==> inputs of 02-03 <==
// top_level
module top_level
#(parameter WIDTH = 8)
(
	input clk, rst, init, finish, ack,
	input [WIDTH-1:0]
		ori_0,
		ori_1,
		ori_2,
		ori_3,
		ori_4,
		ori_5,
		ori_6,
		ori_7,
		ori_8,
		ori_9,
		ori_10,
		ori_11,
		ori_12,
		ori_13,
		ori_14,
		ori_15,
		ori_16,
		ori_17,
		ori_18,
		ori_19,
		ori_20,
		ori_21,
		ori_22,
		ori_23,
		ori_24,
		ori_25,
		ori_26,
		ori_27,
		ori_28,
		ori_29,
		ori_30,
		ori_31,
		can_0,
		can_1,
		can_2,
		can_3,
		can_4,
		can_5,
		can_6,
		can_7,
		can_8,
		can_9,
		can_10,
		can_11,
		can_12,
		can_13,
		can_14,
		can_15,
		can_16,
		can_17,
		can_18,
		can_19,
		can_20,
		can_21,
		can_22,
		can_23,
		can_24,
		can_25,
		can_26,
		can_27,
		can_28,
		can_29,
		can_30,
		can_31,
	output done,
	output [WIDTH+4:0] out_sad
	);
	reg [WIDTH-1:0] reg_ori_0,
					reg_ori_1,
					reg_ori_2,
					reg_ori_3,
					reg_ori_4,
					reg_ori_5,
					reg_ori_6,
					reg_ori_7,
					reg_ori_8,
					reg_ori_9,
					reg_ori_10,
					reg_ori_11,
					reg_ori_12,
					reg_ori_13,
					reg_ori_14,
					reg_ori_15,
					reg_ori_16,
					reg_ori_17,
					reg_ori_18,
					reg_ori_19,
					reg_ori_20,
					reg_ori_21,
					reg_ori_22,
					reg_ori_23,
					reg_ori_24,
					reg_ori_25,
					reg_ori_26,
					reg_ori_27,
					reg_ori_28,
					reg_ori_29,
					reg_ori_30,
					reg_ori_31,
					reg_can_0,
					reg_can_1,
					reg_can_2,
					reg_can_3,
					reg_can_4,
					reg_can_5,
					reg_can_6,
					reg_can_7,
					reg_can_8,
					reg_can_9,
					reg_can_10,
					reg_can_11,
					reg_can_12,
					reg_can_13,
					reg_can_14,
					reg_can_15,
					reg_can_16,
					reg_can_17,
					reg_can_18,
					reg_can_19,
					reg_can_20,
					reg_can_21,
					reg_can_22,
					reg_can_23,
					reg_can_24,
					reg_can_25,
					reg_can_26,
					reg_can_27,
					reg_can_28,
					reg_can_29,
					reg_can_30,
					reg_can_31;
	wire rst_regs, en;
	control b_control(
		.clk(clk),
		.rst(rst),
		.init(init),
		.finish(finish),
		.ack(ack),
		.en(en),
		.done(done),
		.rst_sad(rst_regs)
		);
	SAD_4x8 b_SAD_4x8(
		.clk(clk),
		.rst(rst_regs),
		.en(en),
  ...
==> flow/config.mk <==
export PLATFORM = sky130hd
export DESIGN_NAME = top_level
export DESIGN_NICKNAME = top_level
export VERILOG_FILES = /design/flow/design.v
export SDC_FILE = /design/flow/constraint.sdc
export NUM_CORES = 4
export LEC_CHECK = 0
export CAP_MARGIN = 15
export CELL_PAD_IN_SITES_DETAIL_PLACEMENT = 2
export CORE_ASPECT_RATIO = 1.48
export CORE_MARGIN = 2
export CORE_UTILIZATION = 33
export HOLD_SLACK_MARGIN = 0.08
export MAX_ROUTING_LAYER = met5
export PLACE_DENSITY_LB_ADDON = 0.13
export SLEW_MARGIN = 20
export TNS_END_PERCENT = 100
==> flow/constraint.sdc <==
create_clock -name core_clock -period 5.01 [get_ports {clk}]
set_input_delay 1.0020 -clock core_clock [delete_from_list [all_inputs] [get_ports {clk}]]
set_output_delay 1.0020 -clock core_clock [all_outputs]
set_load 0.01 [all_outputs]
run.sh (not shown) runs the stock make flow with config.mk's settings and CLKGATE_MAP_FILE=.
==> 03-05 (differences from 02-03) <==
==> flow/config.mk (replaced) <==
export PLATFORM = sky130hd
export DESIGN_NAME = top_level
export DESIGN_NICKNAME = top_level
export VERILOG_FILES = /design/flow/design.v
export SDC_FILE = /design/flow/constraint.sdc
export NUM_CORES = 4
export LEC_CHECK = 0
export ABC_AREA = 1
export CAP_MARGIN = 20
export CORE_MARGIN = 2
export CORE_UTILIZATION = 72
export CTS_CLUSTER_DIAMETER = 373
export CTS_CLUSTER_SIZE = 93
export SLEW_MARGIN = 20
export TNS_END_PERCENT = 5
==> flow/constraint.sdc (replaced) <==
create_clock -name core_clock -period 2.69 [get_ports {clk}]
set_input_delay 0.5380 -clock core_clock [delete_from_list [all_inputs] [get_ports {clk}]]
set_output_delay 0.5380 -clock core_clock [all_outputs]
set_load 0.01 [all_outputs]
==> flow_metrics.env <==
# source this file to load flow results
export IMPL_failed_stage="global routing (5_1_grt)"
export IMPL_dieArea_mm2=0.0783
export IMPL_firstError="[ERROR GRT-0232] Routing congestion too high. Check the congestion heatmap in the GUI."
export IMPL_status="aborted with a tool error"
export IMPL_aoi_share_pct=17.6
export IMPL_track_usage_pct=85.1
(the above is from 03-05)
==> flow_metrics.env <==
# implementation run metrics
export IMPL_dieArea_mm2=0.157
export IMPL_fin_ws_ns=-0.452
export IMPL_track_usage_pct=23.4
export IMPL_setup_viol=9
export IMPL_violatedChecks="negative setup slack"
export IMPL_aoi_share_pct=22.5
export IMPL_status="failed layout checks"
export IMPL_start_kind="flip-flop"
(the above is from 02-03)

---

==> trial 24: inputs <==
Starting RTL as in the previous note.
clock: 3.02 ns
lec_check: 0
abc_area: 0
cap_margin: 5
core_margin: 2
core_utilization: 72
cts_cluster_diameter: 284
place_density: 0.65
setup_slack_margin: -0.06
slew_margin: 20
==> trial 62: changes against trial 24 <==
==> flow/config.mk (replaced) <==
export PLATFORM = sky130hd
export DESIGN_NAME = top_level
export DESIGN_NICKNAME = top_level
export VERILOG_FILES = /design/flow/design.v
export SDC_FILE = /design/flow/constraint.sdc
export NUM_CORES = 4
export LEC_CHECK = 0
export CAP_MARGIN = 20
export CORE_MARGIN = 2
export CORE_UTILIZATION = 40
export SLEW_MARGIN = 20
==> flow/constraint.sdc (replaced) <==
create_clock -name core_clock -period 5.8 [get_ports {clk}]
set_input_delay 1.1600 -clock core_clock [delete_from_list [all_inputs] [get_ports {clk}]]
set_output_delay 1.1600 -clock core_clock [all_outputs]
set_load 0.01 [all_outputs]
==> run_results.csv <==
group,metric,value,unit
status,status,"no timing/DRC/antenna violations",
die,die_area,0.130,mm^2
drt,drc,0,
cells_and_area,seq_area_share,20.4,%
die,die_y,360,um
die,core-area,0.126,mm^2
drt,vias,43500,
-- figures above: trial 62

==> run_results.csv <==
group,metric,value,unit
status,status,"aborted with a tool error",
status,lastStage,"3_5_place_dp",
status,stop_error,"[ERROR DPL-0038] Utilization greater than 100%, impossible to legalize",
die,die_y,269,um
yosys,top_area_cell,"dfxtp_1",
die,core-area,0.0699,mm^2
die,die_area,0.0725,mm^2
yosys,common_cells,"885 x inv_1, 692 x nand2_1, 635 x ha_1, 606 x dfxtp_1, 512 x o31ai_1",
yosys,ys_cells,6118,
yosys,yosysUniqueCellTypes,81,
yosys,synthesis.area,0.0507,mm^2
-- figures above: trial 24


---

==> build 32 <==
Starting RTL as in the previous note.
export LEC_CHECK = 0
export ABC_AREA = 1
export CAP_MARGIN = 20
export CELL_PAD_IN_SITES_GLOBAL_PLACEMENT = 2
export CORE_ASPECT_RATIO = 1.47
export CORE_MARGIN = 2
export CORE_UTILIZATION = 37
export HOLD_SLACK_MARGIN = 0.09
export PLACE_DENSITY = 0.42
export SETUP_SLACK_MARGIN = -0.65
export SLEW_MARGIN = 35
create_clock -name core_clock -period 7.09 [get_ports {clk}]
==> inputs of build 78, as changes to build 32 <==
ABC_AREA = default   (was 1)
CAP_MARGIN = 5   (was 20)
CELL_PAD_IN_SITES_GLOBAL_PLACEMENT = default   (was 2)
CORE_ASPECT_RATIO = default   (was 1.47)
CORE_UTILIZATION = 72   (was 37)
HOLD_SLACK_MARGIN = default   (was 0.09)
PLACE_DENSITY = 0.64   (was 0.42)
SETUP_SLACK_MARGIN = 1.47   (was -0.65)
SLEW_MARGIN = 20   (was 35)
==> flow/constraint.sdc (replaced) <==
create_clock -name core_clock -period 5.27 [get_ports {clk}]
set_input_delay 1.0540 -clock core_clock [delete_from_list [all_inputs] [get_ports {clk}]]
set_output_delay 1.0540 -clock core_clock [all_outputs]
set_load 0.01 [all_outputs]
==> inputs of trial 33, as changes to build 32 <==
ABC_AREA = default   (was 1)
CELL_PAD_IN_SITES_GLOBAL_PLACEMENT = default   (was 2)
CORE_ASPECT_RATIO = default   (was 1.47)
CORE_UTILIZATION = 72   (was 37)
CTS_CLUSTER_DIAMETER = 373   (was default)
CTS_CLUSTER_SIZE = 93   (was default)
HOLD_SLACK_MARGIN = default   (was 0.09)
PLACE_DENSITY = default   (was 0.42)
SETUP_SLACK_MARGIN = default   (was -0.65)
SLEW_MARGIN = 20   (was 35)
==> flow/constraint.sdc (replaced) <==
create_clock -name core_clock -period 3.43 [get_ports {clk}]
set_input_delay 0.6860 -clock core_clock [delete_from_list [all_inputs] [get_ports {clk}]]
set_output_delay 0.6860 -clock core_clock [all_outputs]
set_load 0.01 [all_outputs]
==> inputs of build 19, as changes to build 32 <==
CELL_PAD_IN_SITES_GLOBAL_PLACEMENT = default   (was 2)
CORE_ASPECT_RATIO = default   (was 1.47)
CORE_UTILIZATION = 72   (was 37)
CTS_CLUSTER_DIAMETER = 373   (was default)
CTS_CLUSTER_SIZE = 93   (was default)
HOLD_SLACK_MARGIN = default   (was 0.09)
PLACE_DENSITY = default   (was 0.42)
SETUP_SLACK_MARGIN = default   (was -0.65)
SLEW_MARGIN = 20   (was 35)
==> flow/constraint.sdc (replaced) <==
create_clock -name core_clock -period 2.69 [get_ports {clk}]
set_input_delay 0.5380 -clock core_clock [delete_from_list [all_inputs] [get_ports {clk}]]
set_output_delay 0.5380 -clock core_clock [all_outputs]
set_load 0.01 [all_outputs]
==> impl_metrics.py <==
# Auto-generated metrics
metrics = {
    "outcome": {
        "status": "did not finish",
        "haltStage": "clock tree synthesis",
        "error": "[ERROR DPL-0033] detailed placement checks failed during check placement.",
    },
    "placement": {
        "dp_cells": 10700,
    },
    "synthesis": {
        "topCellsByArea": "dfxtp_1 22%, ha_1 15%, inv_1 13%",
        "synthCells": 8158,
        "synth_seq_share_pct": 22.3,
        "aoi_share_pct": 17.6,
    },
    "floorplan": {
        "chipArea_sq_um": 78300,
        "core_area_sq_um": 75600,
        "initCoreUtil_pct": 72.4,
        "die_h_um": 280,
    },
}
Source of the figures above: build 19

==> impl_metrics.py <==
# Generated from Yosys and OpenROAD reports
metrics = {
    "placement": {
        "placed_cell_area_sq_um": 58200,
        "dp_cells": 7304,
    },
    "synthesis": {
        "topCellsByArea": "dfxtp_1 24%, ha_1 16%, fa_1 7.6%",
        "synth_seq_share_pct": 24.1,
        "aoi_share_pct": 22.5,
        "synthCells": 6118,
    },
    "outcome": {
        "so.violations": "negative setup slack",
        "status": "complete, but fails checks",
    },
    "floorplan": {
        "core_area_sq_um": 69900,
        "chipArea_sq_um": 72500,
        "initCoreUtil_pct": 72.5,
        "die_h_um": 269,
    },
    "critical_path": {
        "rrSetupSlack_ns": -0.29,
    },
    "sta": {
        "fin_ws_ns": -0.293,
        "setup_viol": 4,
    },
}
Source of the figures above: build 78

==> impl_metrics.py <==
# Generated from Yosys and OpenROAD reports
metrics = {
    "outcome": {
        "status": "no timing/DRC/antenna violations",
    },
    "floorplan": {
        "chipArea_sq_um": 151000,
        "core_area_sq_um": 147000,
        "die_h_um": 470,
        "initCoreUtil_pct": 37.1,
    },
    "synthesis": {
        "topCellsByArea": "dfxtp_1 22%, ha_1 15%, inv_1 13%",
        "async_reset_ff_share_pct": 0.656,
        "netlist_area_sq_um": 54700,
        "aoi_share_pct": 17.6,
        "synth_flops": 610,
        "synthCells": 8158,
        "synth_seq_share_pct": 22.3,
    },
    "sta": {
        "finClkSkew_ns": 0.0322,
    },
    "clocking": {
        "cts_tree": "done",
        "clk_pin_slew_ns": 0.06,
    },
    "placement": {
        "post-dp-hpwl_um": 133000,
        "dp_cells": 10300,
    },
    "final_layout": {
        "nClkBuffers": 102,
    },
}
Source of the figures above: build 32

==> impl_metrics.py <==
# Auto-generated metrics
metrics = {
    "synthesis": {
        "synthCells": 6118,
        "xor_area_share_pct": 4.11,
        "fp_nets": 7463,
        "most_common_cell": "inv_1",
        "synth_adder_area_share_pct": 23.3,
        "post-synth-top-area-cell": "dfxtp_1",
        "yosys.area.top_type_share_pct": 23.9,
        "aoi_share_pct": 22.5,
        "async_reset_ff_share_pct": 0.656,
        "synth_seq_share_pct": 24.1,
        "topCellsByArea": "dfxtp_1 24%, ha_1 16%, fa_1 7.6%",
    },
    "floorplan": {
        "initCoreUtil_pct": 72.5,
        "fp.dieW_um": 269,
        "core_area_sq_um": 69900,
        "chipArea_sq_um": 72500,
        "die_h_um": 269,
    },
    "placement": {
        "port_buffers": 530,
    },
    "outcome": {
        "error": "[ERROR DPL-0033] detailed placement checks failed during check placement.",
        "haltStage": "detailed placement",
        "status": "did not finish",
    },
}
Source of the figures above: trial 33


---

==> v22 <==
top_level again, from the RTL that the note above started with.
## top_level
module top_level
#(parameter WIDTH = 8)
(
	input clk, rst, init, finish, ack,
	input [WIDTH-1:0]
		ori_0,
		ori_1,
		ori_2,
		ori_3,
		ori_4,
		ori_5,
		ori_6,
		ori_7,
		ori_8,
		ori_9,
		ori_10,
		ori_11,
		ori_12,
		ori_13,
		ori_14,
		ori_15,
		ori_16,
		ori_17,
		ori_18,
		ori_19,
		ori_20,
		ori_21,
		ori_22,
		ori_23,
		ori_24,
		ori_25,
		ori_26,
		ori_27,
		ori_28,
		ori_29,
		ori_30,
		ori_31,
		can_0,
		can_1,
		can_2,
		can_3,
		can_4,
		can_5,
		can_6,
		can_7,
		can_8,
		can_9,
		can_10,
		can_11,
		can_12,
		can_13,
		can_14,
		can_15,
		can_16,
		can_17,
		can_18,
		can_19,
		can_20,
		can_21,
		can_22,
		can_23,
		can_24,
		can_25,
		can_26,
		can_27,
		can_28,
		can_29,
		can_30,
		can_31,
	output done,
	output [WIDTH+4:0] out_sad
	);
	reg [WIDTH-1:0] reg_ori_0,
					reg_ori_1,
					reg_ori_2,
					reg_ori_3,
					reg_ori_4,
					reg_ori_5,
					reg_ori_6,
					reg_ori_7,
					reg_ori_8,
					reg_ori_9,
					reg_ori_10,
					reg_ori_11,
					reg_ori_12,
					reg_ori_13,
					reg_ori_14,
					reg_ori_15,
					reg_ori_16,
					reg_ori_17,
					reg_ori_18,
					reg_ori_19,
					reg_ori_20,
					reg_ori_21,
					reg_ori_22,
					reg_ori_23,
					reg_ori_24,
					reg_ori_25,
					reg_ori_26,
					reg_ori_27,
					reg_ori_28,
					reg_ori_29,
					reg_ori_30,
					reg_ori_31,
					reg_can_0,
					reg_can_1,
					reg_can_2,
					reg_can_3,
					reg_can_4,
					reg_can_5,
					reg_can_6,
					reg_can_7,
					reg_can_8,
					reg_can_9,
					reg_can_10,
					reg_can_11,
					reg_can_12,
					reg_can_13,
					reg_can_14,
					reg_can_15,
					reg_can_16,
					reg_can_17,
					reg_can_18,
					reg_can_19,
					reg_can_20,
					reg_can_21,
					reg_can_22,
					reg_can_23,
					reg_can_24,
					reg_can_25,
					reg_can_26,
					reg_can_27,
					reg_can_28,
					reg_can_29,
					reg_can_30,
					reg_can_31;
	wire rst_regs, en;
	control b_control(
		.clk(clk),
		.rst(rst),
		.init(init),
		.finish(finish),
		.ack(ack),
		.en(en),
		.done(done),
		.rst_sad(rst_regs)
		);
	SAD_4x8 b_SAD_4x8(
		.clk(clk),
		.rst(rst_regs),
		.en(en),
		.ori_0(ori_0),
		.ori_1(ori_1),
		.ori_2(ori_2),
		.ori_3(ori_3),
		.ori_4(ori_4),
  ...
Settings: LEC_CHECK=0, CAP_MARGIN=20, CELL_PAD_IN_SITES_GLOBAL_PLACEMENT=1, CORE_ASPECT_RATIO=1.25, CORE_MARGIN=6, CORE_UTILIZATION=40, SETUP_SLACK_MARGIN=0.12, SLEW_MARGIN=20, TNS_END_PERCENT=65; clock period 5.8 ns.
==> v35 (differences from v22) <==
Settings changed: CELL_PAD_IN_SITES_GLOBAL_PLACEMENT 1 to 0, CORE_ASPECT_RATIO 1.25 to 0.69, CORE_MARGIN 6 to 2, CORE_UTILIZATION 40 to 66, CTS_CLUSTER_SIZE from default to 35, MAX_ROUTING_LAYER from default to met4, SETUP_SLACK_MARGIN 0.12 to 2.04, SLEW_MARGIN 20 to 5, TNS_END_PERCENT 65 to default.
==> flow/constraint.sdc (replaced) <==
create_clock -name core_clock -period 7.09 [get_ports {clk}]
set_input_delay 1.4180 -clock core_clock [delete_from_list [all_inputs] [get_ports {clk}]]
set_output_delay 1.4180 -clock core_clock [all_outputs]
set_load 0.01 [all_outputs]
==> comparison table <==
Result of the run: v22 finished clean; v35 finished clean
Clock skew: v22 0.0286 ns; v35 0.0252 ns
Die x size: v22 330 µm; v35 338 µm
Design area: v22 60000 µm²; v35 60800 µm²
Core utilization before placement: v22 40.4%; v35 66.6%
Global routing met3 resource utilization: v22 2.75%; v35 5.71%
Critical-path maximum fanout: v22 3; v35 2
Wire length of the first global-routing pass: v22 241 mm; v35 222 mm
Met2 usage: v22 39.4%; v35 55.1%
Plain + repair buffers: v22 566; v35 623
Logic share of the area: v22 56.7%; v35 58.4%
Setup Slack @ Placement: v22 0.105 ns; v35 1.64 ns
Post-CTS setup buffers: v22 0; v35 35
Number of global-route vias before repair: v22 44500; v35 43400
